[flow/config.mk]
export PLATFORM = sky130hd
export DESIGN_NAME = axi_gpio
export DESIGN_NICKNAME = axi_gpio
export VERILOG_FILES = /design/flow/design.v
export SDC_FILE = /design/flow/constraint.sdc
export NUM_CORES = 4
export LEC_CHECK = 0
export CAP_MARGIN = 20
export CORE_MARGIN = 2
export CORE_UTILIZATION = 70
export CTS_CLUSTER_SIZE = 15
export PLACE_DENSITY = 0.67
export SETUP_SLACK_MARGIN = 0.55
export SLEW_MARGIN = 20
[flow/constraint.sdc]
create_clock -name core_clock -period 2.21 [get_ports {aclk}]
set_input_delay 0.4420 -clock core_clock [delete_from_list [all_inputs] [get_ports {aclk}]]
set_output_delay 0.4420 -clock core_clock [all_outputs]
set_load 0.01 [all_outputs]
[flow/run.sh]
#!/bin/bash
# the make line also repeats each setting of config.mk as NAME=value (left out here)
make -C /OpenROAD-flow-scripts/flow DESIGN_CONFIG=/design/flow/config.mk WORK_HOME=/design/flow/orfs CLKGATE_MAP_FILE= finish
[flow/design.v]
module axi_gpio #(
    parameter int N_GPIOS = 32,
    parameter int AXI_ADDR_WIDTH = 12,
    parameter int AXI_DATA_WIDTH = 32
)(
   input aclk,
   input aresetn, 
   input  logic [N_GPIOS-1:0] gpio_in_raw ,
   output logic [N_GPIOS-1:0] gpio_out,
   output logic irq,  
   output logic arready,
   input logic [AXI_ADDR_WIDTH-1:0] araddr,
   input logic arvalid,
   output logic [AXI_DATA_WIDTH-1:0] rdata,
   output logic [1:0] rresp,
   output logic rvalid,
   input logic rready,
   input logic wvalid,
   output logic wready,
   input logic [AXI_DATA_WIDTH-1:0] wdata,
   input logic [AXI_DATA_WIDTH/8-1:0] wstrb,
   input logic bready,
   output logic bvalid,
   output logic [1:0] bresp,
   output logic awready,
   input logic [AXI_ADDR_WIDTH-1:0] awaddr,
   input logic awvalid
);
  localparam logic [31:0] VERSION = 32'h0001_0000;
  localparam int WORD_IDX_W = (AXI_ADDR_WIDTH >= 2) ? (AXI_ADDR_WIDTH-2) : 1;
  localparam logic [WORD_IDX_W-1:0] VERSION_WORD = 'h0B;  
  localparam logic [WORD_IDX_W-1:0] SCRATCH_WORD = 'h0C;  
  localparam logic [WORD_IDX_W-1:0] DIR_WORD       = 'h000;  
  localparam logic [WORD_IDX_W-1:0] OUT_WORD       = 'h001;  
  localparam logic [WORD_IDX_W-1:0] OUT_SET_WORD   = 'h002;  
  localparam logic [WORD_IDX_W-1:0] OUT_CLR_WORD   = 'h003;  
  localparam logic [WORD_IDX_W-1:0] IN_WORD        = 'h004;  
  localparam logic [WORD_IDX_W-1:0] IRQ_MASK_WORD  = 'h005;  
  localparam logic [WORD_IDX_W-1:0] IRQ_STATUS_WORD= 'h006;  
  localparam logic [WORD_IDX_W-1:0] IRQ_CLEAR_WORD = 'h007;  
  localparam logic [WORD_IDX_W-1:0] EDGE_EN_WORD   = 'h008;  
  localparam logic [WORD_IDX_W-1:0] EDGE_POL_WORD  = 'h009;  
  localparam logic [WORD_IDX_W-1:0] LVL_POL_WORD   = 'h00A;  
  localparam logic [WORD_IDX_W-1:0] DEBOUNCE_WORD  = 'h00D;  
  logic [AXI_DATA_WIDTH-1:0] scratch_q;  
  logic [N_GPIOS-1:0] dir_q, out_q;
  logic [N_GPIOS-1:0] in_meta, in_sync;  
  logic [N_GPIOS-1:0] clr_mask, clr_mask_next;
  logic [N_GPIOS-1:0] irq_mask_q, irq_status_q, edge_en_q, edge_pol_q, lvl_pol_q;
  logic [7:0]         debounce_cfg_q;             
  logic [N_GPIOS-1:0] in_db_q, in_db_d;          
  logic [AXI_ADDR_WIDTH-1:0] araddr_q;
  logic [AXI_ADDR_WIDTH-1:0] awaddr_q;
  logic [AXI_DATA_WIDTH-1:0] wdata_q;
  logic [AXI_DATA_WIDTH/8-1:0] wstrb_q;
  logic                  ar_hs;  
  assign ar_hs         = arvalid & arready;
  function automatic logic [AXI_DATA_WIDTH-1:0] apply_wstrb(
    input logic [AXI_DATA_WIDTH-1:0] cur,
    input logic [AXI_DATA_WIDTH-1:0] wdata_i,
    input logic [AXI_DATA_WIDTH/8-1:0] wstrb_i
);
logic [AXI_DATA_WIDTH-1:0] mask;
mask = { {8{wstrb_i[3]}}, {8{wstrb_i[2]}}, {8{wstrb_i[1]}}, {8{wstrb_i[0]}} };
apply_wstrb = (cur & ~mask) | (wdata_i & mask);
  endfunction
function automatic [N_GPIOS-1:0] apply_wstrb_to_gpio(
  input [N_GPIOS-1:0]            prev,
  input [AXI_DATA_WIDTH-1:0]     wdata_i,
  input [AXI_DATA_WIDTH/8-1:0]   wstrb_i
);
  logic [AXI_DATA_WIDTH-1:0] prev_ext, nxt_ext;
  prev_ext                 = '0;
  prev_ext[N_GPIOS-1:0]    = prev;
  nxt_ext                  = apply_wstrb(prev_ext, wdata_i, wstrb_i);
  apply_wstrb_to_gpio = nxt_ext[N_GPIOS-1:0];
endfunction
function automatic [N_GPIOS-1:0] w1_mask_gpio(
  input [AXI_DATA_WIDTH-1:0]     wdata_i,
  input [AXI_DATA_WIDTH/8-1:0]   wstrb_i
);
  logic [AXI_DATA_WIDTH-1:0] strobe_mask;
  logic [AXI_DATA_WIDTH-1:0] masked;
  strobe_mask = '0;
  for (int b = 0; b < AXI_DATA_WIDTH/8; b++)
    strobe_mask[8*b +: 8] = {8{wstrb_i[b]}};
    masked = wdata_i & strobe_mask;
  w1_mask_gpio = masked[N_GPIOS-1:0];
endfunction
always_ff @(posedge aclk or negedge aresetn) begin
  if (!aresetn) begin
    in_meta <= '0;
    in_sync <= '0;
  end else begin
    in_meta <= gpio_in_raw;  
    in_sync <= in_meta;      
  end
end
logic [7:0] db_cnt   [0:N_GPIOS-1];  
always_ff @(posedge aclk or negedge aresetn) begin
  if (!aresetn) begin
    for (int i=0;i<N_GPIOS;i++) begin
      db_cnt[i] <= '0;
    end
    in_db_q <= '0;
  end else begin
    if (debounce_cfg_q == 8'd0) begin
      in_db_q <= in_sync;
      for (int i=0;i<N_GPIOS;i++) db_cnt[i] <= '0;
    end else begin
      for (int i=0;i<N_GPIOS;i++) begin
        if (in_sync[i] == in_db_q[i]) begin
          db_cnt[i] <= '0;  
        end else begin
          db_cnt[i] <= db_cnt[i] + 8'd1;
          if (db_cnt[i] >= debounce_cfg_q) begin
            in_db_q[i] <= in_sync[i];  
            db_cnt[i]  <= '0;
          end
        end
      end
    end
  end
end
always_ff @(posedge aclk or negedge aresetn) begin
  if (!aresetn) in_db_d <= '0;
  else          in_db_d <= in_db_q;
end
wire [N_GPIOS-1:0] rise =  in_db_q & ~in_db_d;
wire [N_GPIOS-1:0] fall = ~in_db_q &  in_db_d;
wire [N_GPIOS-1:0] edge_evt  = ((edge_pol_q & rise) | (~edge_pol_q & fall)) & edge_en_q;
wire [N_GPIOS-1:0] level_evt = (in_db_q    ^ ~lvl_pol_q) & ~edge_en_q;
wire [N_GPIOS-1:0] new_events = edge_evt | level_evt;
always_ff @(posedge aclk or negedge aresetn) begin
  if (!aresetn) begin
    irq_status_q <= '0;
  end else begin
    irq_status_q <= (irq_status_q | new_events) & ~clr_mask;
  end
end
assign irq = |(irq_status_q & irq_mask_q);
    logic aw_hs, w_hs;
    assign aw_hs = awvalid && awready;
    assign w_hs = wvalid && wready;
    always_ff @(posedge aclk or negedge aresetn)begin
        if(!aresetn)begin
            awready <= 1'b1;
            bvalid <= 1'b0;
            bresp <= 2'b00;
            wready <= 1'b1;
            awaddr_q <= '0;
            wdata_q <= '0;
            wstrb_q <= '0;
            scratch_q <= '0;
            irq_mask_q     <= '0;
            edge_en_q      <= '0;             
            edge_pol_q     <= {N_GPIOS{1'b1}};   
            lvl_pol_q      <= {N_GPIOS{1'b1}};   
            debounce_cfg_q <= 8'd0;           
            clr_mask_next <= '0;
            dir_q <= '0;
            out_q <= '0;
        end else begin
            if(awready && awvalid)begin 
                awready <= 1'b0;     
                awaddr_q <= awaddr;  
            end
            if(wready && wvalid) begin
                wready <= 1'b0;
                wdata_q <= wdata;
                wstrb_q <= wstrb;
            end
            clr_mask_next <= '0;
            if (!bvalid && !awready && !wready)begin  
                unique case (awaddr_q[AXI_ADDR_WIDTH-1:2])
                    DIR_WORD: dir_q <= apply_wstrb_to_gpio(dir_q,wdata_q,wstrb_q);
                    OUT_WORD: out_q <= apply_wstrb_to_gpio(out_q,wdata_q,wstrb_q);
                    OUT_SET_WORD: begin  
                        out_q <= out_q | w1_mask_gpio(wdata_q, wstrb_q);
                    end
                    OUT_CLR_WORD: begin  
                        out_q <= out_q & ~w1_mask_gpio(wdata_q, wstrb_q);
                    end
                    SCRATCH_WORD: scratch_q <= apply_wstrb(scratch_q, wdata_q, wstrb_q);
                    IRQ_MASK_WORD:  irq_mask_q  <= apply_wstrb_to_gpio(irq_mask_q,  wdata_q, wstrb_q);
                    EDGE_EN_WORD:   edge_en_q   <= apply_wstrb_to_gpio(edge_en_q,   wdata_q, wstrb_q);
                    EDGE_POL_WORD:  edge_pol_q  <= apply_wstrb_to_gpio(edge_pol_q,  wdata_q, wstrb_q);
                    LVL_POL_WORD:   lvl_pol_q   <= apply_wstrb_to_gpio(lvl_pol_q,   wdata_q, wstrb_q);
                    IRQ_CLEAR_WORD: begin
                      clr_mask_next <= w1_mask_gpio(wdata_q, wstrb_q);
                    end
                     DEBOUNCE_WORD: begin
                        if (wstrb_q[0]) debounce_cfg_q <= wdata_q[7:0];
                      end
                    default: ;
                endcase       
                bvalid <= 1'b1;
                bresp <= 2'b00;  
        end
            if(bvalid && bready)begin
                bvalid <= 1'b0;
                awready <= 1'b1;
                wready <= 1'b1;
        end
        end
    end
always_ff @(posedge aclk or negedge aresetn) begin
  if (!aresetn) clr_mask <= '0;
  else          clr_mask <= clr_mask_next;
end
  always_ff @(posedge aclk or negedge aresetn)begin
    if(!aresetn) begin
        arready <= 1'b1;
        rvalid <= 1'b0;
        rdata <= '0;
        rresp <= 2'b00;  
    end
    else begin
        if(arready && arvalid) begin
            araddr_q <= araddr;
            arready <= 1'b0;
            rvalid <= 1'b1;
            unique case (araddr[AXI_ADDR_WIDTH-1:2])
                DIR_WORD:      rdata <= {{(AXI_DATA_WIDTH-N_GPIOS){1'b0}}, dir_q};  
                OUT_WORD:      rdata <= {{(AXI_DATA_WIDTH-N_GPIOS){1'b0}}, out_q};
                OUT_SET_WORD:  rdata <= {{(AXI_DATA_WIDTH-N_GPIOS){1'b0}}, out_q};  
                OUT_CLR_WORD:  rdata <= {{(AXI_DATA_WIDTH-N_GPIOS){1'b0}}, out_q};  
                IN_WORD:         rdata <= {{(AXI_DATA_WIDTH-N_GPIOS){1'b0}}, in_db_q};  
                IRQ_MASK_WORD:   rdata <= {{(AXI_DATA_WIDTH-N_GPIOS){1'b0}}, irq_mask_q};
                IRQ_STATUS_WORD: rdata <= {{(AXI_DATA_WIDTH-N_GPIOS){1'b0}}, irq_status_q};
                EDGE_EN_WORD:    rdata <= {{(AXI_DATA_WIDTH-N_GPIOS){1'b0}}, edge_en_q};
                EDGE_POL_WORD:   rdata <= {{(AXI_DATA_WIDTH-N_GPIOS){1'b0}}, edge_pol_q};
                LVL_POL_WORD:    rdata <= {{(AXI_DATA_WIDTH-N_GPIOS){1'b0}}, lvl_pol_q};
                DEBOUNCE_WORD:   rdata <= {{(AXI_DATA_WIDTH-8){1'b0}}, debounce_cfg_q};
                VERSION_WORD: rdata <= VERSION;  
                SCRATCH_WORD: rdata <= scratch_q;
                default: rdata <='0;
            endcase
            rresp <= 2'b00;
        end
        if(rvalid && rready)begin
            rvalid <= 1'b0;
            arready <= 1'b1;
        end
        end
    end
    assign gpio_out = out_q & dir_q;
endmodule
==> results of run 1 <==
[stage by stage]
step                TNS (ns)  instance area (um^2)
floorplan             -0.644                 39500
global placement      -12.43                 44400
detailed placement    -24.01                 44400
CTS                   -11.15                 51900
[routing by layer]
metal,track usage,GRT overflow
met5,0.691,38
met3,0.859,209
met1,0.925,153
met4,1.18,1194
met2,1.33,3921
[what timing repair did]
item | in CTS
gates resized | 703
setup buffers | 143
endpoints found under the hold margin | 24
pin swaps | 353
cloned | 9
endpoints found under the setup margin | 654
hold buffers | 1
==> impl_metrics.py, run 1 <==
# Generated from Yosys and OpenROAD reports
metrics = {
    "synthesis": {
        "synthFlopType": "dfrtp_1",
        "ys_cells": 3537,
        "syn_area_per_cell_um2": 11.1,
        "synthAdderAreaFrac": 0.0916,
        "ys_seq_frac": 0.508,
        "yosys.area_share.simple": 0.144,
        "ys_sh_mux": 0.0981,
        "yosysUniqueCellTypes": 62,
        "synthXorXnorAreaFrac": 0.0556,
        "async_reset_ff_frac": 1.00,
        "top_area_cell": "dfrtp_1",
        "yosys-top-cells-count": "dfrtp_1, nor2_1, ha_1, mux2_2, xor2_1",
        "ys_warn_count": 2,
        "most_common_cell": "dfrtp_1",
        "synth_chip_area_um2": 39400,
        "synth-edff-count": 0,
        "synth_flops": 795,
        "yosysTopAreaCellShare": 0.463,
        "top_logic_kind": "simple AND/OR/NAND/NOR gates",
        "syn_inst": 3537,
        "ys_top_cells_by_area": "dfrtp_1, ha_1, mux2_2",
        "synthAoiAreaFrac": 0.0805,
        "synth_area_um2": 39400,
    },
    "clock_network": {
        "cts_max_level": 3,
        "root_buffer": "clkbuf_16",
        "cts_buffer_depth": 3,
        "cts_sinks": 795,
        "cts_buffers": 81,
    },
    "floorplan": {
        "fp_util": 0.712,
        "coreArea_um2": 55300,
        "ios": 173,
        "die_h_um": 241,
        "fp.dieW_um": 241,
        "die_area_um2": 58100,
        "std_cell_rows": 86,
    },
    "placed_design": {
        "io_buffers": 164,
        "gp_congestion": 0.967,
        "post-place-ws_ns": -0.486,
        "dp.cells": 4597,
        "dpl.hpwl_mm": 81.1,
    },
    "run_status": {
        "lastStage": "global routing (5_1_grt)",
        "stop_error": "[ERROR GRT-0232] Routing congestion too high. Check the congestion heatmap in the GUI.",
        "status": "aborted with a tool error",
    },
    "global_routing": {
        "track_usage": 1.06,
        "grt_overflow": 5515,
    },
}
==> inputs of run 2 (changes only) <==
- ABC_AREA: unset -> 0
- CAP_MARGIN: 20 -> 25
- CELL_PAD_IN_SITES_DETAIL_PLACEMENT: unset -> 2
- CORE_MARGIN: 2 -> 3
- CORE_UTILIZATION: 70 -> 48
- CTS_CLUSTER_DIAMETER: unset -> 183
- CTS_CLUSTER_SIZE: 15 -> 18
- GPL_ROUTABILITY_DRIVEN: unset -> 0
- GPL_TIMING_DRIVEN: unset -> 0
- HOLD_SLACK_MARGIN: unset -> 0.15
- MIN_ROUTING_LAYER: unset -> met2
- PLACE_DENSITY: 0.67 -> 0.91
- SETUP_SLACK_MARGIN: 0.55 -> 0.19
- SLEW_MARGIN: 20 -> 5
- TNS_END_PERCENT: unset -> 55
- clock period: 2.21 -> 2.56 ns (I/O delays scaled with it)
==> impl_metrics.py, run 2 <==
# Generated from Yosys and OpenROAD reports
metrics = {
    "synthesis": {
        "top_area_cell": "dfrtp_1",
        "ys_top_cells_by_area": "dfrtp_1, ha_1, mux2_2",
        "ys_warn_count": 2,
        "top_logic_kind": "simple AND/OR/NAND/NOR gates",
        "synth_flops": 795,
        "yosys-top-cells-count": "dfrtp_1, nor2_1, ha_1, mux2_2, xor2_1",
        "synth_area_um2": 39400,
        "most_common_cell": "dfrtp_1",
        "synthAoiAreaFrac": 0.0805,
        "synth_chip_area_um2": 39400,
        "synthXorXnorAreaFrac": 0.0556,
        "ys_sh_mux": 0.0981,
        "syn_area_per_cell_um2": 11.1,
        "ys_cells": 3537,
        "ys_seq_frac": 0.508,
        "yosysTopAreaCellShare": 0.463,
        "yosysUniqueCellTypes": 62,
        "synth-edff-count": 0,
        "synthAdderAreaFrac": 0.0916,
        "async_reset_ff_frac": 1.00,
        "synthFlopType": "dfrtp_1",
        "yosys.area_share.simple": 0.144,
        "syn_inst": 3537,
    },
    "placed_design": {
        "io_buffers": 163,
        "dpl.hpwl_mm": 173,
        "post-place-ws_ns": -1.71,
    },
    "floorplan": {
        "ios": 173,
        "std_cell_rows": 104,
        "die_h_um": 292,
        "fp_util": 0.486,
        "coreArea_um2": 80900,
        "die_area_um2": 85500,
        "fp.dieW_um": 292,
    },
    "run_status": {
        "status": "aborted with a tool error",
        "stop_error": "[ERROR DPL-0033] detailed placement checks failed during check placement.",
        "lastStage": "clock tree synthesis (4_1_cts)",
    },
}
run 2: stage by stage:
stage | power, W | instances | util | area, um^2 | hold slack (ns)
after floorplan | 0.0164 | 3540 | - | 39400 | 0.216
after global placement | 0.0181 | 4763 | 0.523 | 42300 | 0.332
after detailed placement | 0.0198 | 4782 | 0.528 | 42700 | 0.336
==> inputs of run 3 (changes only) <==
- ABC_AREA: 0 -> unset
- CAP_MARGIN: 25 -> 20
- CELL_PAD_IN_SITES_DETAIL_PLACEMENT: 2 -> unset
- CORE_MARGIN: 3 -> 2
- CORE_UTILIZATION: 48 -> 12
- CTS_CLUSTER_DIAMETER: 183 -> unset
- CTS_CLUSTER_SIZE: 18 -> unset
- GPL_ROUTABILITY_DRIVEN: 0 -> unset
- GPL_TIMING_DRIVEN: 0 -> unset
- HOLD_SLACK_MARGIN: 0.15 -> unset
- MIN_ROUTING_LAYER: met2 -> unset
- PLACE_DENSITY: 0.91 -> unset
- SETUP_SLACK_MARGIN: 0.19 -> unset
- SLEW_MARGIN: 5 -> 20
- TNS_END_PERCENT: 55 -> unset
- clock period: 2.56 -> 6.31 ns (I/O delays scaled with it)
==> impl_metrics.py, run 3 <==
# Flow results
metrics = {
    "run_status": {
        "status": "timing/DRC/antenna clean",
    },
    "synthesis": {
        "synth_flops": 795,
        "ys_seq_frac": 0.508,
        "synthAdderAreaFrac": 0.0916,
        "synth_chip_area_um2": 39400,
        "synthXorXnorAreaFrac": 0.0556,
        "synth_area_um2": 39400,
        "ys_sh_mux": 0.0981,
        "yosysUniqueCellTypes": 62,
        "yosysTopAreaCellShare": 0.463,
        "yosys-top-cells-count": "dfrtp_1, nor2_1, ha_1, mux2_2, xor2_1",
        "ys_top_cells_by_area": "dfrtp_1, ha_1, mux2_2",
        "yosys.area_share.simple": 0.144,
        "top_logic_kind": "simple AND/OR/NAND/NOR gates",
        "synth-edff-count": 0,
        "syn_inst": 3537,
        "async_reset_ff_frac": 1.00,
        "top_area_cell": "dfrtp_1",
        "synthFlopType": "dfrtp_1",
        "most_common_cell": "dfrtp_1",
        "ys_warn_count": 2,
        "syn_area_per_cell_um2": 11.1,
        "ys_cells": 3537,
        "synthAoiAreaFrac": 0.0805,
    },
    "power": {
        "seq-power_w": 0.00610,
        "power-top-group": "registers",
        "swShare": 0.291,
        "comb_power_w": 0.00130,
        "p_seq_frac": 0.466,
        "ir_drop_v": 0.000230,
        "power_w": 0.0131,
        "p_comb_frac": 0.100,
        "pg_clk_w": 0.00569,
        "p_int_w": 0.00928,
        "clkPwrFrac": 0.435,
        "powerDensity_nw_per_um2": 264,
        "p_leak_nw": 20.6,
        "p_sw_w": 0.00381,
    },
    "finish": {
        "syn2layout_area_growth_pct": 25.9,
        "final_util": 0.152,
        "fin_nets": 4106,
        "stdcell_area_um2": 49600,
        "nFillCells": 36533,
        "regArea_um2": 20000,
        "comb_area_um2": 18600,
    },
    "setup_path": {
        "worstSetupPathType": "reg -> out",
        "cp-end-kind": "output pin",
        "critical_path_depth": 4,
        "crit_chain": "a22oi_1 > nand4_1 > or4_1 > clkdlybuf4s50_1",
        "required_ns": 5.05,
        "critPathTopFamily": "simple AND/OR/NAND/NOR gates",
        "reg2regPathDepth": 6,
        "start_kind": "flip-flop",
        "r2r-end": "out_q[2]",
        "endpoint": "irq",
        "arrival_ns": 2.94,
        "worst-path-buf-inv": 1,
        "regToRegSetupSlack_ns": 3.10,
        "critical-path-max-stage-delay_ns": 0.73,
        "cpMaxStageDelayCell": "or4_1",
        "r2r_start": "awaddr_q[11]",
        "path_max_fanout": 3,
        "crit_start": "irq_status_q[21]",
    },
    "final_timing": {
        "worst_slew_pin_slew_ns": 1.07,
        "max_slew_margin": 0.288,
        "maxSlewViolCount": 0,
        "max_clock_freq_mhz": 238,
        "skew_ns": 0.0961,
        "hold_viol_final": 0,
        "grt_setup_unrepaired": "no",
        "timing.final.ws_setup_ns": 2.10,
        "period_minus_slack_ns": 4.21,
        "fin_crit_sh": 0.667,
        "finalSetupViolCount": 0,
        "finalSetupTns_ns": 0,
    },
    "clock_network": {
        "cts-resized-gates": 0,
        "cts_buffers": 87,
        "cts_max_level": 3,
        "root_buffer": "clkbuf_16",
        "clk_latency_ns": 0.74,
        "cts.reportedPaths.clkPinSlew_ns": 0.07,
        "cts_hold_buf": 0,
        "tritoncts": "built",
        "postCtsSetupBuffers": 0,
        "cts_sinks": 795,
        "cts_buffer_depth": 3,
    },
    "floorplan": {
        "fp_util": 0.120,
        "die_h_um": 577,
        "ios": 173,
        "fp.dieW_um": 577,
        "die_area_um2": 333000,
        "std_cell_rows": 210,
        "coreArea_um2": 327000,
    },
    "global_routing": {
        "track_usage": 0.0778,
        "grt_antenna_before_repair": 26,
        "grt_pass1_vias": 27403,
        "grt_overflow": 0,
        "grt_max_degree": 170,
        "grt_pass1_wl_mm": 192,
    },
    "route": {
        "routed-via-count": 27790,
        "drc_errors": 0,
        "via_per_inst": 3.41,
        "drt.antenna.violating_nets": 0,
        "wl_per_cell_um": 16.1,
        "drt_first_iter_violations": 2069,
        "drt_pass1_iterations": 7,
        "wirelength_mm": 131,
    },
    "placed_design": {
        "io_buffers": 164,
        "gp_congestion": 0.830,
        "dpl_cell_area_um2": 46300,
        "dpl.hpwl_mm": 94.6,
        "post-place-ws_ns": 2.21,
    },
    "hold_path": {
        "min_to": "clr_mask[24]",
        "worstHoldPathCells": 0,
        "hold_path.class": "reg -> reg",
        "hp-start": "clr_mask_next[24]",
    },
    "job": {
        "warning_count": 39,
        "maxCapViolCount": 0,
    },
}
-- run 3: cell type report --
cell class / count / share of cell area
flip-flops and latches: 795 / 0.403
multi-input cells: 2529 / 0.375
well taps: 4346 / 0.110
clock buffers: 117 / 0.0492
repair buffers: 205 / 0.0398
clock inverters: 46 / 0.0153
inverters: 101 / 0.00765
diodes: 8 / 0.000404
-- run 3: per-layer routing --
metal | up-vias | track usage | routed length (um)
met1 | 13799 | 0.0928 | 53500
met3 | 256 | 0.0133 | 6620
met2 | 766 | 0.132 | 62400
met4 | 0 | 0.0446 | 8420
li1 | 12969 | - | -
met5 | - | 0 | 0
-- run 3: stage by stage --
| step | cells | hold WS (ns) |
|---|---|---|
| finish | 8147 | 0.280 |
| global placement | 7976 | 0.332 |
| CTS | 8139 | 0.305 |
| detailed placement | 7976 | 0.335 |
| floorplan | 3540 | 0.331 |
| global route | 8144 | 0.327 |
==> inputs of run 4 (changes only) <==
- ABC_AREA: unset -> 1
- CORE_UTILIZATION: 12 -> 62
- PLACE_DENSITY: unset -> 0.36
- clock period: 6.31 -> 2.12 ns (I/O delays scaled with it)
==> impl_metrics.py, run 4 <==
# Flow results
metrics = {
    "synthesis": {
        "async_reset_ff_frac": 1.00,
        "synthFlopType": "dfrtp_1",
        "synthXorXnorAreaFrac": 0.0242,
        "ys_seq_frac": 0.493,
        "top_logic_kind": "simple AND/OR/NAND/NOR gates",
        "most_common_cell": "nand2_1",
        "syn_area_per_cell_um2": 8.60,
        "ys_sh_mux": 0.00195,
        "yosys.area_share.simple": 0.235,
        "yosysUniqueCellTypes": 43,
        "ys_cells": 4714,
        "syn_inst": 4714,
        "synth-edff-count": 0,
        "synthAoiAreaFrac": 0.0996,
        "synth_area_um2": 40500,
        "ys_top_cells_by_area": "dfrtp_1, ha_1, nand2_1",
        "synth_flops": 795,
        "yosys-top-cells-count": "nand2_1, dfrtp_1, nor2_1, inv_1, o21ai_0",
        "yosysTopAreaCellShare": 0.450,
        "synth_chip_area_um2": 40500,
        "ys_warn_count": 2,
        "synthAdderAreaFrac": 0.0889,
        "top_area_cell": "dfrtp_1",
    },
    "finish": {
        "nFillCells": 4279,
        "instances_no_fill": 6132,
        "syn2layout_area_growth_pct": 26.9,
        "fin_nets": 5591,
    },
    "route": {
        "wl_per_cell_um": 20.4,
        "wirelength_mm": 125,
        "via_per_inst": 5.88,
        "drt_pass1_iterations": 6,
        "drt.antenna.violating_nets": 0,
        "routed-via-count": 36049,
        "drt_first_iter_violations": 3488,
        "drc_errors": 0,
    },
    "global_routing": {
        "grt_overflow": 0,
        "grt_max_degree": 87,
        "grt_antenna_before_repair": 3,
        "track_usage": 0.354,
        "grt_pass1_vias": 33716,
        "grt_pass1_wl_mm": 185,
    },
    "floorplan": {
        "die_area_um2": 67400,
        "fp.dieW_um": 260,
        "fp_util": 0.628,
        "coreArea_um2": 64600,
        "std_cell_rows": 93,
        "ios": 173,
        "die_h_um": 260,
    },
    "setup_path": {
        "critPathTopFamily": "simple AND/OR/NAND/NOR gates",
        "critical-path-max-stage-delay_ns": 0.39,
        "arrival_ns": 2.04,
        "reg2regPathDepth": 11,
        "critical_path_depth": 5,
        "r2r_start": "debounce_cfg_q[1]",
        "cp-end-kind": "output pin",
        "endpoint": "irq",
        "crit_start": "irq_status_q[4]",
        "path_max_fanout": 2,
        "crit_chain": "inv_1 > o22ai_1 > nor4_2 > nand4_1 > buf_2",
        "worst-path-buf-inv": 2,
        "worstSetupPathType": "reg -> out",
        "required_ns": 1.70,
        "regToRegSetupSlack_ns": -0.13,
        "r2r-end": "db_cnt[22][1]",
        "start_kind": "flip-flop",
        "cpMaxStageDelayCell": "dfrtp_1",
    },
    "power": {
        "power-top-group": "registers",
        "p_leak_nw": 24.1,
        "powerDensity_nw_per_um2": 840,
        "comb_power_w": 0.0100,
        "clkPwrFrac": 0.369,
        "seq-power_w": 0.0173,
        "p_sw_w": 0.0138,
        "p_seq_frac": 0.400,
        "pg_clk_w": 0.0159,
        "p_comb_frac": 0.232,
        "p_int_w": 0.0294,
        "ir_drop_v": 0.000872,
        "swShare": 0.320,
    },
    "clock_network": {
        "tritoncts": "built",
        "cts.reportedPaths.clkPinSlew_ns": 0.06,
        "cts_max_level": 3,
        "root_buffer": "clkbuf_16",
        "clk_latency_ns": 0.64,
        "cts_buffer_depth": 3,
        "cts_sinks": 795,
        "cts_buffers": 85,
    },
    "final_timing": {
        "hold_viol_final": 0,
        "finalSetupViolCount": 130,
        "max_slew_margin": 0.384,
        "fin_crit_sh": 1.16,
        "grt_setup_unrepaired": "yes",
        "timing.final.ws_setup_ns": -0.344,
        "finalSetupTns_ns": -4.27,
        "max_clock_freq_mhz": 406,
        "maxSlewViolCount": 0,
        "worst_slew_pin_slew_ns": 0.918,
        "period_minus_slack_ns": 2.46,
        "skew_ns": 0.0213,
    },
    "hold_path": {
        "hold_path.class": "in -> reg",
        "worstHoldPathCells": 1,
        "min_to": "in_meta[31]",
        "hp-start": "gpio_in_raw[31]",
    },
    "placed_design": {
        "gp_congestion": 0.939,
        "io_buffers": 164,
        "dpl.hpwl_mm": 82.9,
        "dp.cells": 5904,
    },
    "job": {
        "warning_count": 35,
        "maxCapViolCount": 0,
    },
    "run_status": {
        "check.faults": "setup timing",
        "status": "complete, but fails checks",
    },
}
## run 4: timing repair
item	in CTS	in global routing
endpoints found under the hold margin	21	0
gates cloned	0	17
resized	64	452
pin swaps	6	99
buffers inserted	16	38
endpoints found under the setup margin	103	209
hold buffers	1	0
## run 4: cell type report
class | instances | area (um^2) | share of cell area
Multi-Input combinational cell | 3320 | 20300 | 0.395
Sequential cell | 795 | 20000 | 0.389
Timing Repair Buffer | 518 | 5210 | 0.101
Clock buffer | 124 | 2530 | 0.0492
Inverter | 484 | 1850 | 0.0359
Tap cell | 855 | 1070 | 0.0208
Clock inverter | 35 | 474 | 0.00922
Antenna cell | 1 | 2.50 | 0.0000487
## run 4: layer usage
| layer | GRT usage | share of wire |
|---|---|---|
| met3 | 0.0583 | 0.077 |
| met2 | 0.555 | 0.46 |
| met1 | 0.500 | 0.42 |
| met4 | 0.128 | 0.041 |
| met5 | 0 | 0.00010 |
## run 4: through the flow
step / area (um^2) / util / power [W] / setup WS (ns) / hold WS, ns
floorplan: 40600 / - / 0.0217 / -0.0522 / 0.128
CTS: 48700 / 0.753 / 0.0417 / -0.374 / 0.202
global route: 51400 / 0.796 / 0.0448 / -0.338 / 0.206
detailed placement: 45500 / 0.704 / 0.0258 / -0.269 / 0.332
global placement: 45500 / 0.704 / 0.0256 / -0.255 / 0.331
finish: 51400 / 0.796 / 0.0432 / -0.344 / 0.219
==> inputs of run 5 (changes only) <==
- ABC_AREA: 1 -> 0
- CAP_MARGIN: 20 -> 15
- CORE_MARGIN: 2 -> 3
- CORE_UTILIZATION: 62 -> 70
- CTS_CLUSTER_SIZE: unset -> 16
- GPL_ROUTABILITY_DRIVEN: unset -> 1
- HOLD_SLACK_MARGIN: unset -> 0.25
- PLACE_DENSITY: 0.36 -> unset
- SETUP_SLACK_MARGIN: unset -> -0.2
==> impl_metrics.py, run 5 <==
# Flow results
metrics = {
    "setup_path": {
        "endpoint": "db_cnt[20][1]",
        "r2r-end": "db_cnt[20][1]",
        "cp-end-kind": "flip-flop",
        "required_ns": 2.65,
        "worst-path-buf-inv": 3,
        "critPathTopFamily": "simple AND/OR/NAND/NOR gates",
        "critical-path-max-stage-delay_ns": 0.62,
        "worstSetupPathType": "reg -> reg",
        "path_max_fanout": 10,
        "r2r_start": "debounce_cfg_q[6]",
        "regToRegSetupSlack_ns": -1.34,
        "cpMaxStageDelayCell": "a21oi_2",
        "crit_chain": "clkinvlp_4 > buf_12 > buf_16 > ha_4 > a21oi_2 > o21ai_1 > nor3_2 > nor2b_4 > and3_1",
        "critical_path_depth": 9,
        "crit_start": "debounce_cfg_q[6]",
        "start_kind": "flip-flop",
        "reg2regPathDepth": 9,
        "arrival_ns": 3.99,
    },
    "route": {
        "routed-via-count": 35183,
        "drt.antenna.violating_nets": 0,
        "wl_per_cell_um": 31.8,
        "wirelength_mm": 155,
        "via_per_inst": 7.22,
        "drt_first_iter_violations": 4471,
        "drc_errors": 0,
        "drt_pass1_iterations": 11,
    },
    "final_timing": {
        "maxSlewViolCount": 0,
        "finalSetupViolCount": 355,
        "max_slew_margin": 0.255,
        "skew_ns": 0.0301,
        "grt_setup_unrepaired": "yes",
        "hold_viol_final": 0,
        "finalSetupTns_ns": -117.68,
        "fin_crit_sh": 1.63,
        "timing.final.ws_setup_ns": -1.34,
        "period_minus_slack_ns": 3.46,
        "worst_slew_pin_slew_ns": 1.11,
        "max_clock_freq_mhz": 289,
    },
    "synthesis": {
        "synth_chip_area_um2": 39400,
        "synth_flops": 795,
        "top_area_cell": "dfrtp_1",
        "syn_area_per_cell_um2": 11.1,
        "ys_top_cells_by_area": "dfrtp_1, ha_1, mux2_2",
        "ys_sh_mux": 0.0981,
        "async_reset_ff_frac": 1.00,
        "synth-edff-count": 0,
        "synthXorXnorAreaFrac": 0.0556,
        "synthAoiAreaFrac": 0.0805,
        "yosys-top-cells-count": "dfrtp_1, nor2_1, ha_1, mux2_2, xor2_1",
        "yosysUniqueCellTypes": 62,
        "ys_seq_frac": 0.508,
        "ys_cells": 3537,
        "most_common_cell": "dfrtp_1",
        "syn_inst": 3537,
        "yosys.area_share.simple": 0.144,
        "synthFlopType": "dfrtp_1",
        "synth_area_um2": 39400,
        "top_logic_kind": "simple AND/OR/NAND/NOR gates",
        "synthAdderAreaFrac": 0.0916,
        "yosysTopAreaCellShare": 0.463,
        "ys_warn_count": 2,
    },
    "power": {
        "pg_clk_w": 0.0149,
        "p_sw_w": 0.0114,
        "power-top-group": "registers",
        "p_int_w": 0.0273,
        "clkPwrFrac": 0.385,
        "swShare": 0.295,
        "comb_power_w": 0.00593,
        "powerDensity_nw_per_um2": 776,
        "p_leak_nw": 22.7,
        "p_seq_frac": 0.462,
        "p_comb_frac": 0.153,
        "power_w": 0.0387,
        "ir_drop_v": 0.00103,
        "seq-power_w": 0.0179,
    },
    "clock_network": {
        "cts_sinks": 795,
        "cts_buffers": 79,
        "tritoncts": "built",
        "root_buffer": "clkbuf_16",
        "cts.reportedPaths.clkPinSlew_ns": 0.07,
        "cts_buffer_depth": 3,
        "clk_latency_ns": 0.66,
        "cts_max_level": 3,
    },
    "finish": {
        "comb_area_um2": 20100,
        "final_util": 0.899,
        "fin_nets": 4442,
        "syn2layout_area_growth_pct": 26.6,
        "nFillCells": 2029,
        "regArea_um2": 20000,
        "instances_no_fill": 4875,
    },
    "floorplan": {
        "ios": 173,
        "coreArea_um2": 55400,
        "std_cell_rows": 86,
        "fp_util": 0.710,
        "fp.dieW_um": 243,
        "die_area_um2": 59100,
        "die_h_um": 243,
    },
    "global_routing": {
        "grt_pass1_vias": 34523,
        "track_usage": 0.438,
        "grt_pass1_wl_mm": 199,
        "grt_overflow": 0,
        "grt_antenna_before_repair": 14,
        "grt_max_degree": 90,
    },
    "run_status": {
        "check.faults": "setup timing",
        "status": "complete, but fails checks",
    },
    "hold_path": {
        "hold_path.class": "in -> async",
    },
    "job": {
        "maxCapViolCount": 0,
        "warning_count": 35,
    },
    "placed_design": {
        "dpl.hpwl_mm": 84.9,
        "dp.cells": 4650,
        "io_buffers": 164,
        "gp_congestion": 1.00,
    },
}
run 5: per-layer routing:
layer,global-route usage,wire length [um],share of wire
met5,0,223,0.0014
met4,0.250,15200,0.098
met3,0.0971,21700,0.14
met2,0.696,67200,0.43
met1,0.560,50800,0.33
run 5: cell type report:
cell class,instances,share of cell area
repair buffers,549,0.114
clock buffers,114,0.0453
diodes,9,0.000452
flip-flops and latches,795,0.401
multi-input cells,2529,0.404
clock inverters,30,0.00839
well taps,748,0.0188
inverters,101,0.00783
run 5: through the flow:
stage               area [um^2]  setup WS, ns  hold slack, ns
floorplan                 39400        -0.186           0.128
global placement          44800        -0.462           0.297
detailed placement        44800        -0.518           0.302
CTS                       48100        -0.627           0.251
global route              49800         -1.26           0.247
finish                    49800         -1.34           0.234
run 5: timing repair:
action,4_1_cts,5_1_grt
gates resized,69,288
cloned,1,0
hold buffers,28,0
pin swaps,11,165
setup endpoints to repair,55,276
hold endpoints to repair,714,0
buffers inserted,11,53
==> inputs of run 6 (changes only) <==
- CORE_MARGIN: 3 -> 2
- HOLD_SLACK_MARGIN: 0.25 -> -0.07
- SETUP_SLACK_MARGIN: -0.2 -> 0.19
==> impl_metrics.py, run 6 <==
# Generated from Yosys and OpenROAD reports
metrics = {
    "run_status": {
        "status": "aborted with a tool error",
        "lastStage": "global routing (5_1_grt)",
        "stop_error": "[ERROR DPL-0038] Utilization greater than 100%, impossible to legalize",
    },
    "clock_network": {
        "cts_buffers": 82,
        "cts_sinks": 795,
        "cts_max_level": 3,
        "root_buffer": "clkbuf_16",
        "cts_buffer_depth": 3,
    },
    "synthesis": {
        "synth_area_um2": 39400,
        "ys_seq_frac": 0.508,
        "ys_sh_mux": 0.0981,
        "most_common_cell": "dfrtp_1",
        "synthFlopType": "dfrtp_1",
        "yosysUniqueCellTypes": 62,
        "ys_warn_count": 2,
        "synthAoiAreaFrac": 0.0805,
        "async_reset_ff_frac": 1.00,
        "ys_top_cells_by_area": "dfrtp_1, ha_1, mux2_2",
        "top_logic_kind": "simple AND/OR/NAND/NOR gates",
        "syn_inst": 3537,
        "synthXorXnorAreaFrac": 0.0556,
        "syn_area_per_cell_um2": 11.1,
        "synth-edff-count": 0,
        "yosys-top-cells-count": "dfrtp_1, nor2_1, ha_1, mux2_2, xor2_1",
        "yosys.area_share.simple": 0.144,
        "yosysTopAreaCellShare": 0.463,
        "synth_chip_area_um2": 39400,
        "top_area_cell": "dfrtp_1",
        "synthAdderAreaFrac": 0.0916,
        "ys_cells": 3537,
        "synth_flops": 795,
    },
    "placed_design": {
        "dp.cells": 4644,
        "gp_congestion": 0.965,
        "dpl_cell_area_um2": 44800,
        "dpl.hpwl_mm": 83.4,
        "io_buffers": 164,
    },
    "floorplan": {
        "coreArea_um2": 55300,
        "std_cell_rows": 86,
        "ios": 173,
        "die_h_um": 241,
        "fp.dieW_um": 241,
        "die_area_um2": 58100,
        "fp_util": 0.712,
    },
}
-- run 6: timing repair --
item,CTS
setup endpoints to repair,608
hold buffers,1
gates resized,926
pin swaps,395
setup buffers,104
endpoints found under the hold margin,19
gates cloned,12
-- run 6: per-stage QoR --
step                worst slack [ns]  utilization  hold WS, ns
floorplan                     -0.131            -        0.128
global placement              -0.412        0.811        0.331
detailed placement            -0.448        0.811        0.336
CTS                           -0.464        0.964        0.206
==> inputs of run 7 (changes only) <==
- ABC_AREA: 0 -> unset
- CAP_MARGIN: 15 -> 20
- CELL_PAD_IN_SITES_DETAIL_PLACEMENT: unset -> 1
- CORE_UTILIZATION: 70 -> 40
- CTS_CLUSTER_SIZE: 16 -> unset
- GPL_ROUTABILITY_DRIVEN: 1 -> unset
- GPL_TIMING_DRIVEN: unset -> 0
- HOLD_SLACK_MARGIN: -0.07 -> unset
- MIN_ROUTING_LAYER: unset -> met2
- SETUP_SLACK_MARGIN: 0.19 -> unset
- SLEW_MARGIN: 20 -> 0
- clock period: 2.12 -> 5.0 ns (I/O delays scaled with it)
==> impl_metrics.py, run 7 <==
# Flow results
metrics = {
    "setup_path": {
        "critical-path-max-stage-delay_ns": 1.07,
        "r2r_start": "debounce_cfg_q[0]",
        "critPathTopFamily": "buffers and inverters",
        "crit_chain": "clkdlybuf4s50_1 > nand2b_1 > nor3_1 > buf_4 > clkbuf_1 > a22o_1 > o21ai_0 > a21oi_1",
        "path_max_fanout": 10,
        "cpMaxStageDelayCell": "nor3_1",
        "cp-end-kind": "flip-flop",
        "regToRegSetupSlack_ns": 1.83,
        "start_kind": "input pin",
        "arrival_ns": 4.81,
        "r2r-end": "in_db_q[24]",
        "worst-path-buf-inv": 3,
        "reg2regPathDepth": 6,
        "required_ns": 5.61,
        "endpoint": "rdata[21]",
        "crit_start": "araddr[3]",
        "critical_path_depth": 8,
        "worstSetupPathType": "in -> reg",
    },
    "clock_network": {
        "clk_latency_ns": 0.69,
        "cts_buffers": 88,
        "root_buffer": "clkbuf_16",
        "tritoncts": "built",
        "cts_max_level": 3,
        "cts_hold_buf": 0,
        "postCtsSetupBuffers": 0,
        "cts_buffer_depth": 3,
        "cts_sinks": 795,
        "cts.reportedPaths.clkPinSlew_ns": 0.06,
        "cts-resized-gates": 0,
    },
    "placed_design": {
        "gp_congestion": 1.02,
        "post-place-ws_ns": 0.653,
        "io_buffers": 163,
        "dpl.hpwl_mm": 89.3,
    },
    "floorplan": {
        "die_h_um": 318,
        "std_cell_rows": 115,
        "coreArea_um2": 98000,
        "fp_util": 0.402,
        "die_area_um2": 101000,
        "ios": 173,
        "fp.dieW_um": 318,
    },
    "power": {
        "power-top-group": "registers",
        "seq-power_w": 0.00714,
        "comb_power_w": 0.00246,
        "pg_clk_w": 0.00711,
        "swShare": 0.294,
        "p_leak_nw": 20.9,
        "powerDensity_nw_per_um2": 361,
        "p_seq_frac": 0.428,
        "p_int_w": 0.0118,
        "clkPwrFrac": 0.425,
        "p_sw_w": 0.00491,
        "p_comb_frac": 0.147,
        "ir_drop_v": 0.000280,
    },
    "final_timing": {
        "grt_setup_unrepaired": "no",
        "fin_crit_sh": 0.841,
        "timing.final.ws_setup_ns": 0.793,
        "period_minus_slack_ns": 4.21,
        "max_clock_freq_mhz": 238,
        "hold_viol_final": 0,
        "maxSlewViolCount": 0,
        "finalSetupTns_ns": 0,
        "max_slew_margin": 0.0782,
        "skew_ns": 0.0482,
        "worst_slew_pin_slew_ns": 1.38,
        "finalSetupViolCount": 0,
    },
    "synthesis": {
        "synth_flops": 795,
        "yosys.area_share.simple": 0.144,
        "synth_area_um2": 39400,
        "top_logic_kind": "simple AND/OR/NAND/NOR gates",
        "yosys-top-cells-count": "dfrtp_1, nor2_1, ha_1, mux2_2, xor2_1",
        "synth-edff-count": 0,
        "synthFlopType": "dfrtp_1",
        "syn_inst": 3537,
        "ys_sh_mux": 0.0981,
        "ys_top_cells_by_area": "dfrtp_1, ha_1, mux2_2",
        "synthAoiAreaFrac": 0.0805,
        "synthAdderAreaFrac": 0.0916,
        "top_area_cell": "dfrtp_1",
        "ys_warn_count": 2,
        "async_reset_ff_frac": 1.00,
        "ys_seq_frac": 0.508,
        "synthXorXnorAreaFrac": 0.0556,
        "most_common_cell": "dfrtp_1",
        "yosysTopAreaCellShare": 0.463,
        "synth_chip_area_um2": 39400,
        "syn_area_per_cell_um2": 11.1,
        "ys_cells": 3537,
        "yosysUniqueCellTypes": 62,
    },
    "route": {
        "via_per_inst": 7.76,
        "drc_errors": 0,
        "routed-via-count": 40272,
        "wirelength_mm": 135,
        "drt_first_iter_violations": 7273,
        "drt_pass1_iterations": 21,
        "wl_per_cell_um": 26.0,
        "drt.antenna.violating_nets": 0,
    },
    "finish": {
        "nFillCells": 10437,
        "fin_nets": 4209,
        "regArea_um2": 20000,
        "syn2layout_area_growth_pct": 17.5,
        "comb_area_um2": 18500,
    },
    "global_routing": {
        "track_usage": 0.396,
        "grt_overflow": 0,
        "grt_pass1_wl_mm": 202,
        "grt_antenna_before_repair": 0,
        "grt_pass1_vias": 46718,
        "grt_max_degree": 119,
    },
    "run_status": {
        "status": "timing/DRC/antenna clean",
    },
    "job": {
        "warning_count": 45,
        "maxCapViolCount": 0,
    },
    "hold_path": {
        "hold_path.class": "in -> async",
    },
}
[run 7: metrics by stage]
step / total power [W] / hold WS (ns) / cell area, um^2 / cells / utilization
after floorplan: 0.00841 / 0.331 / 39400 / 3540 / -
after global placement: 0.00942 / 0.331 / 42600 / 4990 / 0.435
after detailed placement: 0.00950 / 0.336 / 43000 / 5010 / 0.439
after CTS: 0.0165 / 0.262 / 46100 / 5174 / 0.470
after global routing: 0.0171 / 0.295 / 46200 / 5183 / 0.472
final: 0.0167 / 0.266 / 46200 / 5191 / 0.472
[run 7: final cells by class]
cell class / count / area share
plain buffers: 115 / 0.0108
flip-flops and latches: 795 / 0.432
repair buffers: 192 / 0.0464
clock inverters: 34 / 0.0104
clock buffers: 130 / 0.0559
diodes: 8 / 0.000433
multi-input cells: 2529 / 0.401
inverters: 101 / 0.00820
well taps: 1287 / 0.0348
[run 7: layer usage]
metal | wire, um | GRT usage | part of all wire
met2 | 63800 | 0.454 | 0.47
met5 | 2290 | 0.197 | 0.017
met4 | 15200 | 0.141 | 0.11
met3 | 53400 | 0.502 | 0.40
met1 | 0 | - | 0
==> inputs of run 8 (changes only) <==
- ABC_AREA: unset -> 1
- CELL_PAD_IN_SITES_DETAIL_PLACEMENT: 1 -> unset
- CELL_PAD_IN_SITES_GLOBAL_PLACEMENT: unset -> 3
- CORE_ASPECT_RATIO: unset -> 0.77
- CORE_UTILIZATION: 40 -> 36
- GPL_TIMING_DRIVEN: 0 -> unset
- HOLD_SLACK_MARGIN: unset -> 0.22
- MIN_ROUTING_LAYER: met2 -> unset
- SLEW_MARGIN: 0 -> 20
- clock period: 5.0 -> 3.27 ns (I/O delays scaled with it)
==> impl_metrics.py, run 8 <==
# Flow results
metrics = {
    "run_status": {
        "status": "timing/DRC/antenna clean",
    },
    "global_routing": {
        "grt_max_degree": 86,
        "grt_pass1_wl_mm": 207,
        "grt_overflow": 0,
        "grt_antenna_before_repair": 5,
        "grt_pass1_vias": 32381,
        "track_usage": 0.239,
    },
    "route": {
        "drc_errors": 0,
        "drt_pass1_iterations": 5,
        "drt_first_iter_violations": 2054,
        "wirelength_mm": 137,
        "wl_per_cell_um": 21.0,
        "via_per_inst": 5.04,
        "drt.antenna.violating_nets": 0,
        "routed-via-count": 32859,
        "diodes": 0,
    },
    "clock_network": {
        "cts.reportedPaths.clkPinSlew_ns": 0.06,
        "clk_latency_ns": 0.70,
        "postCtsSetupBuffers": 0,
        "cts_buffer_depth": 3,
        "root_buffer": "clkbuf_16",
        "cts_sinks": 795,
        "cts_buffers": 90,
        "cts_max_level": 3,
        "tritoncts": "built",
    },
    "power": {
        "p_int_w": 0.0181,
        "comb_power_w": 0.00504,
        "p_sw_w": 0.00871,
        "pg_clk_w": 0.0106,
        "seq-power_w": 0.0113,
        "swShare": 0.324,
        "p_leak_nw": 22.4,
        "powerDensity_nw_per_um2": 561,
        "p_comb_frac": 0.188,
        "power-top-group": "registers",
        "clkPwrFrac": 0.393,
        "p_seq_frac": 0.419,
        "ir_drop_v": 0.000339,
    },
    "setup_path": {
        "endpoint": "irq",
        "arrival_ns": 2.46,
        "r2r_start": "debounce_cfg_q[1]",
        "worstSetupPathType": "reg -> out",
        "cp-end-kind": "output pin",
        "critPathTopFamily": "buffers and inverters",
        "worst-path-buf-inv": 3,
        "start_kind": "flip-flop",
        "required_ns": 2.62,
        "reg2regPathDepth": 7,
        "crit_start": "irq_status_q[4]",
        "critical-path-max-stage-delay_ns": 0.38,
        "regToRegSetupSlack_ns": 0.56,
        "path_max_fanout": 2,
        "cpMaxStageDelayCell": "dfrtp_1",
        "r2r-end": "db_cnt[26][6]",
        "crit_chain": "inv_1 > o22ai_1 > nor4_1 > buf_4 > nand4_1 > dlygate4sd2_1",
        "critical_path_depth": 6,
    },
    "synthesis": {
        "synth_flops": 795,
        "synthXorXnorAreaFrac": 0.0242,
        "syn_area_per_cell_um2": 8.60,
        "async_reset_ff_frac": 1.00,
        "synthAdderAreaFrac": 0.0889,
        "most_common_cell": "nand2_1",
        "synth-edff-count": 0,
        "ys_top_cells_by_area": "dfrtp_1, ha_1, nand2_1",
        "ys_sh_mux": 0.00195,
        "yosys-top-cells-count": "nand2_1, dfrtp_1, nor2_1, inv_1, o21ai_0",
        "yosys.area_share.simple": 0.235,
        "ys_seq_frac": 0.493,
        "yosysUniqueCellTypes": 43,
        "top_area_cell": "dfrtp_1",
        "synth_chip_area_um2": 40500,
        "ys_cells": 4714,
        "synthAoiAreaFrac": 0.0996,
        "syn_inst": 4714,
        "synthFlopType": "dfrtp_1",
        "synth_area_um2": 40500,
        "ys_warn_count": 2,
        "yosysTopAreaCellShare": 0.450,
        "top_logic_kind": "simple AND/OR/NAND/NOR gates",
    },
    "final_timing": {
        "finalSetupViolCount": 0,
        "maxSlewViolCount": 0,
        "skew_ns": 0.0204,
        "grt_setup_unrepaired": "no",
        "worst_slew_pin_slew_ns": 0.885,
        "max_slew_margin": 0.406,
        "max_clock_freq_mhz": 321,
        "finalSetupTns_ns": 0,
        "hold_viol_final": 0,
        "fin_crit_sh": 0.952,
        "period_minus_slack_ns": 3.11,
    },
    "floorplan": {
        "die_area_um2": 115000,
        "die_h_um": 298,
        "fp_util": 0.365,
        "ios": 173,
        "coreArea_um2": 111000,
        "std_cell_rows": 107,
        "fp.dieW_um": 386,
    },
    "hold_path": {
        "worstHoldPathCells": 0,
        "min_to": "clr_mask[1]",
        "hp-start": "clr_mask_next[1]",
        "hold_path.class": "reg -> reg",
    },
    "finish": {
        "instances_no_fill": 6526,
        "fin_nets": 5367,
        "syn2layout_area_growth_pct": 18.1,
        "nFillCells": 11205,
    },
    "placed_design": {
        "dpl.hpwl_mm": 97.2,
        "dp.cells": 6358,
        "gp_congestion": 0.799,
        "io_buffers": 164,
    },
    "job": {
        "maxCapViolCount": 0,
        "warning_count": 32,
    },
}
[run 8: per-stage QoR]
stage	area (um^2)	setup WS, ns	utilization	power [W]	hold WS (ns)
after floorplan	40500	1.01	-	0.0141	0.331
after detailed placement	44800	0.327	0.403	0.0166	0.335
after global routing	47900	0.0548	0.431	0.0284	0.354
after global placement	44800	0.341	0.403	0.0165	0.333
final	47900	0.156	0.431	0.0269	0.343
after CTS	47900	0.120	0.431	0.0273	0.337
[run 8: what timing repair did]
action | CTS | global route
hold buffers | 1 | 0
gates resized | 4 | 0
setup endpoints to repair | 1 | 0
hold endpoints to repair | 29 | 0
[run 8: area by class of cell]
cell class | instances | area (um^2) | area share
flip-flops and latches | 795 | 20000 | 0.417
multi-input cells | 3320 | 18300 | 0.382
repair buffers | 289 | 2900 | 0.0606
clock buffers | 134 | 2640 | 0.0552
well taps | 1471 | 1840 | 0.0385
inverters | 484 | 1820 | 0.0380
clock inverters | 33 | 400 | 0.00836
[run 8: metal layers]
layer | wire, um | vias to the layer above | track usage
met5 | 30 | - | 0
met4 | 2790 | 4 | 0.0500
met3 | 5850 | 170 | 0.0399
met2 | 58100 | 575 | 0.355
met1 | 70200 | 15798 | 0.365
li1 | - | 16312 | -
==> inputs of run 9 (changes only) <==
- ABC_AREA: 1 -> unset
- CELL_PAD_IN_SITES_GLOBAL_PLACEMENT: 3 -> unset
- CORE_ASPECT_RATIO: 0.77 -> unset
- CORE_UTILIZATION: 36 -> 60
- HOLD_SLACK_MARGIN: 0.22 -> unset
- clock period: 3.27 -> 2.21 ns (I/O delays scaled with it)
==> impl_metrics.py, run 9 <==
# Flow results
metrics = {
    "placed_design": {
        "io_buffers": 164,
        "dpl.hpwl_mm": 85.4,
        "gp_congestion": 0.929,
        "dp.cells": 4751,
    },
    "power": {
        "p_leak_nw": 23.6,
        "p_int_w": 0.0261,
        "powerDensity_nw_per_um2": 706,
        "pg_clk_w": 0.0137,
        "seq-power_w": 0.0171,
        "p_sw_w": 0.0106,
        "ir_drop_v": 0.000688,
        "clkPwrFrac": 0.373,
        "comb_power_w": 0.00599,
        "power-top-group": "registers",
        "swShare": 0.289,
        "p_seq_frac": 0.464,
        "p_comb_frac": 0.163,
    },
    "finish": {
        "fin_nets": 4482,
        "nFillCells": 3809,
        "syn2layout_area_growth_pct": 32.3,
        "instances_no_fill": 5018,
    },
    "floorplan": {
        "std_cell_rows": 93,
        "fp_util": 0.608,
        "coreArea_um2": 64700,
        "die_area_um2": 67700,
        "fp.dieW_um": 260,
        "die_h_um": 260,
        "ios": 173,
    },
    "synthesis": {
        "ys_seq_frac": 0.508,
        "synthXorXnorAreaFrac": 0.0556,
        "ys_warn_count": 2,
        "syn_area_per_cell_um2": 11.1,
        "synth_flops": 795,
        "top_area_cell": "dfrtp_1",
        "synthFlopType": "dfrtp_1",
        "synthAoiAreaFrac": 0.0805,
        "ys_cells": 3537,
        "yosys.area_share.simple": 0.144,
        "synth_area_um2": 39400,
        "top_logic_kind": "simple AND/OR/NAND/NOR gates",
        "ys_top_cells_by_area": "dfrtp_1, ha_1, mux2_2",
        "syn_inst": 3537,
        "yosys-top-cells-count": "dfrtp_1, nor2_1, ha_1, mux2_2, xor2_1",
        "synthAdderAreaFrac": 0.0916,
        "most_common_cell": "dfrtp_1",
        "ys_sh_mux": 0.0981,
        "yosysUniqueCellTypes": 62,
        "synth_chip_area_um2": 39400,
        "synth-edff-count": 0,
        "yosysTopAreaCellShare": 0.463,
        "async_reset_ff_frac": 1.00,
    },
    "final_timing": {
        "hold_ws_ns": 0.237,
        "maxSlewViolCount": 0,
        "hold_viol_final": 0,
        "max_clock_freq_mhz": 382,
        "period_minus_slack_ns": 2.61,
        "fin_crit_sh": 1.18,
        "timing.final.ws_setup_ns": -0.405,
        "worst_slew_pin_slew_ns": 0.989,
        "finalSetupTns_ns": -32.79,
        "grt_setup_unrepaired": "yes",
        "finalSetupViolCount": 273,
        "max_slew_margin": 0.338,
        "skew_ns": 0.0209,
    },
    "setup_path": {
        "worst-path-buf-inv": 2,
        "cp-end-kind": "output pin",
        "required_ns": 1.77,
        "critical-path-max-stage-delay_ns": 0.58,
        "arrival_ns": 2.17,
        "r2r_start": "debounce_cfg_q[6]",
        "critical_path_depth": 5,
        "path_max_fanout": 2,
        "critPathTopFamily": "simple AND/OR/NAND/NOR gates",
        "worstSetupPathType": "reg -> out",
        "r2r-end": "in_db_q[27]",
        "regToRegSetupSlack_ns": -0.28,
        "start_kind": "flip-flop",
        "crit_start": "irq_status_q[21]",
        "crit_chain": "a22oi_2 > buf_4 > nand4_1 > or4_4 > buf_6",
        "reg2regPathDepth": 9,
        "endpoint": "irq",
        "cpMaxStageDelayCell": "or4_4",
    },
    "global_routing": {
        "grt_max_degree": 83,
        "grt_overflow": 0,
        "grt_pass1_wl_mm": 192,
        "grt_antenna_before_repair": 3,
        "grt_pass1_vias": 32069,
        "track_usage": 0.377,
    },
    "route": {
        "wl_per_cell_um": 25.9,
        "via_per_inst": 6.27,
        "drc_errors": 0,
        "wirelength_mm": 130,
        "drt.antenna.violating_nets": 0,
        "routed-via-count": 31477,
        "drt_first_iter_violations": 3102,
        "drt_pass1_iterations": 5,
    },
    "clock_network": {
        "cts_buffer_depth": 3,
        "root_buffer": "clkbuf_16",
        "cts_max_level": 3,
        "cts_sinks": 795,
        "cts.reportedPaths.clkPinSlew_ns": 0.06,
        "cts_buffers": 84,
        "clk_latency_ns": 0.65,
        "tritoncts": "built",
    },
    "hold_path": {
        "hp-start": "gpio_in_raw[2]",
        "hold_path.class": "in -> reg",
        "min_to": "in_meta[2]",
        "worstHoldPathCells": 1,
    },
    "run_status": {
        "status": "complete, but fails checks",
        "check.faults": "setup timing",
    },
    "job": {
        "warning_count": 35,
        "maxCapViolCount": 0,
    },
}
==> run 9: per-layer routing <==
metal,vias to the layer above,track usage,part of all wire
met4,0,0.165,0.051
met3,395,0.0753,0.081
met5,-,0,0
li1,13746,-,-
met2,1396,0.600,0.47
met1,15940,0.503,0.40
==> run 9: repair_timing <==
| item | CTS | global route |
|---|---|---|
| endpoints found under the setup margin | 275 | 411 |
| resized | 422 | 309 |
| cloned | 7 | 0 |
| endpoints found under the hold margin | 23 | 0 |
| pin swaps | 224 | 211 |
| hold buffers | 1 | 0 |
| setup buffers | 59 | 62 |
==> run 9: final cells by class <==
type | instances | area [um^2] | area share
clock buffers | 133 | 2490 | 0.0478
repair buffers | 584 | 6180 | 0.119
flip-flops and latches | 795 | 20000 | 0.384
diodes | 2 | 5.00 | 0.0000961
multi-input cells | 2529 | 21800 | 0.419
well taps | 855 | 1070 | 0.0205
inverters | 101 | 394 | 0.00757
clock inverters | 19 | 121 | 0.00233
==> run 9: through the flow <==
| stage | power (W) | util | worst slack [ns] | instance area (um^2) |
|---|---|---|---|---|
| after global placement | 0.0215 | 0.692 | -0.370 | 44800 |
| after global routing | 0.0379 | 0.805 | -0.456 | 52100 |
| after detailed placement | 0.0217 | 0.692 | -0.384 | 44800 |
| after CTS | 0.0362 | 0.775 | -0.438 | 50100 |
| after floorplan | 0.0190 | - | -0.0405 | 39400 |
| final | 0.0368 | 0.805 | -0.405 | 52100 |
==> inputs of run 10 (changes only) <==
- CAP_MARGIN: 20 -> 5
- CORE_UTILIZATION: 60 -> 70
- CTS_CLUSTER_SIZE: unset -> 15
- SETUP_SLACK_MARGIN: unset -> -0.19
- clock period: 2.21 -> 2.12 ns (I/O delays scaled with it)
==> impl_metrics.py, run 10 <==
# Generated from Yosys and OpenROAD reports
metrics = {
    "synthesis": {
        "synth-edff-count": 0,
        "yosysUniqueCellTypes": 62,
        "yosys.area_share.simple": 0.144,
        "yosysTopAreaCellShare": 0.463,
        "syn_area_per_cell_um2": 11.1,
        "synth_flops": 795,
        "ys_warn_count": 2,
        "top_area_cell": "dfrtp_1",
        "async_reset_ff_frac": 1.00,
        "synth_area_um2": 39400,
        "synthXorXnorAreaFrac": 0.0556,
        "ys_sh_mux": 0.0981,
        "synthFlopType": "dfrtp_1",
        "most_common_cell": "dfrtp_1",
        "ys_top_cells_by_area": "dfrtp_1, ha_1, mux2_2",
        "ys_cells": 3537,
        "synthAdderAreaFrac": 0.0916,
        "syn_inst": 3537,
        "synthAoiAreaFrac": 0.0805,
        "synth_chip_area_um2": 39400,
        "ys_seq_frac": 0.508,
        "yosys-top-cells-count": "dfrtp_1, nor2_1, ha_1, mux2_2, xor2_1",
        "top_logic_kind": "simple AND/OR/NAND/NOR gates",
    },
    "clock_network": {
        "cts_sinks": 795,
        "cts_max_level": 3,
        "cts_buffers": 82,
        "cts_buffer_depth": 3,
        "root_buffer": "clkbuf_16",
    },
    "run_status": {
        "status": "aborted with a tool error",
        "lastStage": "global routing (5_1_grt)",
    },
    "floorplan": {
        "die_h_um": 241,
        "ios": 173,
        "std_cell_rows": 86,
        "coreArea_um2": 55300,
        "fp.dieW_um": 241,
        "die_area_um2": 58100,
        "fp_util": 0.712,
    },
    "placed_design": {
        "dp.cells": 4660,
        "dpl.hpwl_mm": 84.3,
        "io_buffers": 164,
        "gp_congestion": 0.998,
    },
}
-- run 10: what timing repair did --
action,in CTS
hold buffers,1
cloned,10
pin swaps,47
buffers inserted,37
resized,182
setup endpoints to repair,120
endpoints found under the hold margin,107
-- run 10: through the flow --
stage          hold slack (ns)  area, um^2   util  total power (W)  setup slack, ns
2_1_floorplan            0.128       39400      -           0.0198           -0.186
3_3_place_gp             0.302       44900  0.812           0.0223           -0.405
3_5_place_dp             0.308       44900  0.812           0.0226           -0.466
4_1_cts                  0.193       49300  0.891           0.0381           -0.504
==> inputs of run 11 (changes only) <==
- CAP_MARGIN: 5 -> 20
- CORE_UTILIZATION: 70 -> 72
- CTS_CLUSTER_DIAMETER: unset -> 375
- CTS_CLUSTER_SIZE: 15 -> 14
- HOLD_SLACK_MARGIN: unset -> 0.29
- PLACE_DENSITY_LB_ADDON: unset -> 0.26
- SETUP_SLACK_MARGIN: -0.19 -> 0.53
- TNS_END_PERCENT: unset -> 5
- clock period: 2.12 -> 2.96 ns (I/O delays scaled with it)
==> impl_metrics.py, run 11 <==
# Flow results
metrics = {
    "synthesis": {
        "most_common_cell": "dfrtp_1",
        "ys_cells": 3537,
        "top_logic_kind": "simple AND/OR/NAND/NOR gates",
        "yosysUniqueCellTypes": 62,
        "synthFlopType": "dfrtp_1",
        "ys_top_cells_by_area": "dfrtp_1, ha_1, mux2_2",
        "synthAoiAreaFrac": 0.0805,
        "ys_seq_frac": 0.508,
        "syn_inst": 3537,
        "synth_flops": 795,
        "top_area_cell": "dfrtp_1",
        "syn_area_per_cell_um2": 11.1,
        "synth_area_um2": 39400,
        "yosys.area_share.simple": 0.144,
        "ys_warn_count": 2,
        "synthAdderAreaFrac": 0.0916,
        "yosys-top-cells-count": "dfrtp_1, nor2_1, ha_1, mux2_2, xor2_1",
        "async_reset_ff_frac": 1.00,
        "ys_sh_mux": 0.0981,
        "yosysTopAreaCellShare": 0.463,
        "synthXorXnorAreaFrac": 0.0556,
        "synth-edff-count": 0,
        "synth_chip_area_um2": 39400,
    },
    "final_timing": {
        "max_clock_freq_mhz": 362,
        "max_slew_margin": 0.418,
        "maxSlewViolCount": 0,
        "worst_slew_pin_slew_ns": 0.873,
        "grt_setup_unrepaired": "yes",
        "finalSetupViolCount": 0,
        "period_minus_slack_ns": 2.76,
        "fin_crit_sh": 0.933,
        "hold_viol_final": 0,
        "finalSetupTns_ns": 0,
        "skew_ns": 0.0333,
        "hold_ws_ns": 0.346,
    },
    "clock_network": {
        "cts.reportedPaths.clkPinSlew_ns": 0.07,
        "cts_buffers": 66,
        "cts_sinks": 795,
        "root_buffer": "clkbuf_16",
        "clk_latency_ns": 0.63,
        "cts_buffer_depth": 3,
        "tritoncts": "built",
        "cts_max_level": 3,
    },
    "placed_design": {
        "dpl.hpwl_mm": 77.1,
        "dpl_cell_area_um2": 42500,
        "io_buffers": 164,
        "gp_congestion": 1.00,
    },
    "hold_path": {
        "hp-start": "in_meta[18]",
        "hold_path.class": "reg -> reg",
        "worstHoldPathCells": 0,
        "min_to": "in_sync[18]",
    },
    "floorplan": {
        "ios": 173,
        "die_area_um2": 56500,
        "std_cell_rows": 85,
        "fp.dieW_um": 238,
        "die_h_um": 238,
        "fp_util": 0.730,
        "coreArea_um2": 53900,
    },
    "setup_path": {
        "start_kind": "flip-flop",
        "crit_chain": "a22oi_2 > nand4_1 > or4_4 > buf_6",
        "critPathTopFamily": "simple AND/OR/NAND/NOR gates",
        "arrival_ns": 2.17,
        "cpMaxStageDelayCell": "or4_4",
        "critical-path-max-stage-delay_ns": 0.56,
        "cp-end-kind": "output pin",
        "endpoint": "irq",
        "reg2regPathDepth": 5,
        "required_ns": 2.37,
        "critical_path_depth": 4,
        "path_max_fanout": 2,
        "crit_start": "irq_status_q[9]",
        "regToRegSetupSlack_ns": 0.34,
        "worstSetupPathType": "reg -> out",
        "r2r_start": "awaddr_q[11]",
        "worst-path-buf-inv": 1,
    },
    "run_status": {
        "status": "timing/DRC/antenna clean",
    },
    "job": {
        "maxCapViolCount": 0,
        "warning_count": 32,
    },
    "route": {
        "wl_per_cell_um": 25.2,
        "drc_errors": 0,
        "drt_pass1_iterations": 6,
        "wirelength_mm": 114,
        "drt.antenna.violating_nets": 0,
        "via_per_inst": 6.67,
        "drt_first_iter_violations": 3323,
        "routed-via-count": 30158,
    },
    "power": {
        "p_sw_w": 0.00702,
        "pg_clk_w": 0.00832,
        "p_int_w": 0.0173,
        "p_leak_nw": 20.6,
        "powerDensity_nw_per_um2": 540,
        "seq-power_w": 0.0128,
        "p_seq_frac": 0.528,
        "ir_drop_v": 0.000664,
        "p_comb_frac": 0.130,
        "power-top-group": "registers",
        "power_w": 0.0243,
        "swShare": 0.289,
        "clkPwrFrac": 0.343,
        "comb_power_w": 0.00315,
    },
    "finish": {
        "fin_nets": 4169,
        "stdcell_area_um2": 45000,
        "syn2layout_area_growth_pct": 14.3,
    },
    "global_routing": {
        "grt_pass1_wl_mm": 177,
        "grt_max_degree": 76,
        "grt_pass1_vias": 31570,
        "grt_overflow": 0,
        "track_usage": 0.409,
        "grt_antenna_before_repair": 1,
    },
}
==> run 11: metrics by stage <==
step,cells,setup slack (ns),utilization
global route,4520,0.181,0.834
CTS,4515,0.222,0.829
global placement,4391,0.135,0.788
floorplan,3540,0.561,-
finish,4522,0.199,0.834
detailed placement,4391,0.101,0.788
==> run 11: routing by layer <==
layer | up-vias | GRT usage | wire [um]
li1 | 13084 | - | -
met1 | 14970 | 0.530 | 43100
met2 | 1605 | 0.646 | 53200
met3 | 499 | 0.0869 | 10600
met4 | 0 | 0.229 | 6800
met5 | - | 0 | 0
==> run 11: timing repair <==
action / 4_1_cts / 5_1_grt
setup endpoints to repair: 255 / 425
cloned: 2 / 0
endpoints found under the hold margin: 36 / 0
pin swaps: 6 / 11
buffers inserted: 12 / 4
resized: 32 / 44
hold buffers: 1 / 0
==> run 11: area by class of cell <==
| class | count | area (um^2) |
|---|---|---|
| clock inverters | 6 | 71.3 |
| inverters | 101 | 379 |
| diodes | 3 | 7.51 |
| clock buffers | 103 | 1830 |
| repair buffers | 289 | 2960 |
| flip-flops and latches | 795 | 20000 |
| multi-input cells | 2529 | 18900 |
| fillers | 2899 | 8950 |
| well taps | 696 | 871 |
Power figures rest on the tool's default switching activity, not on a simulated workload.
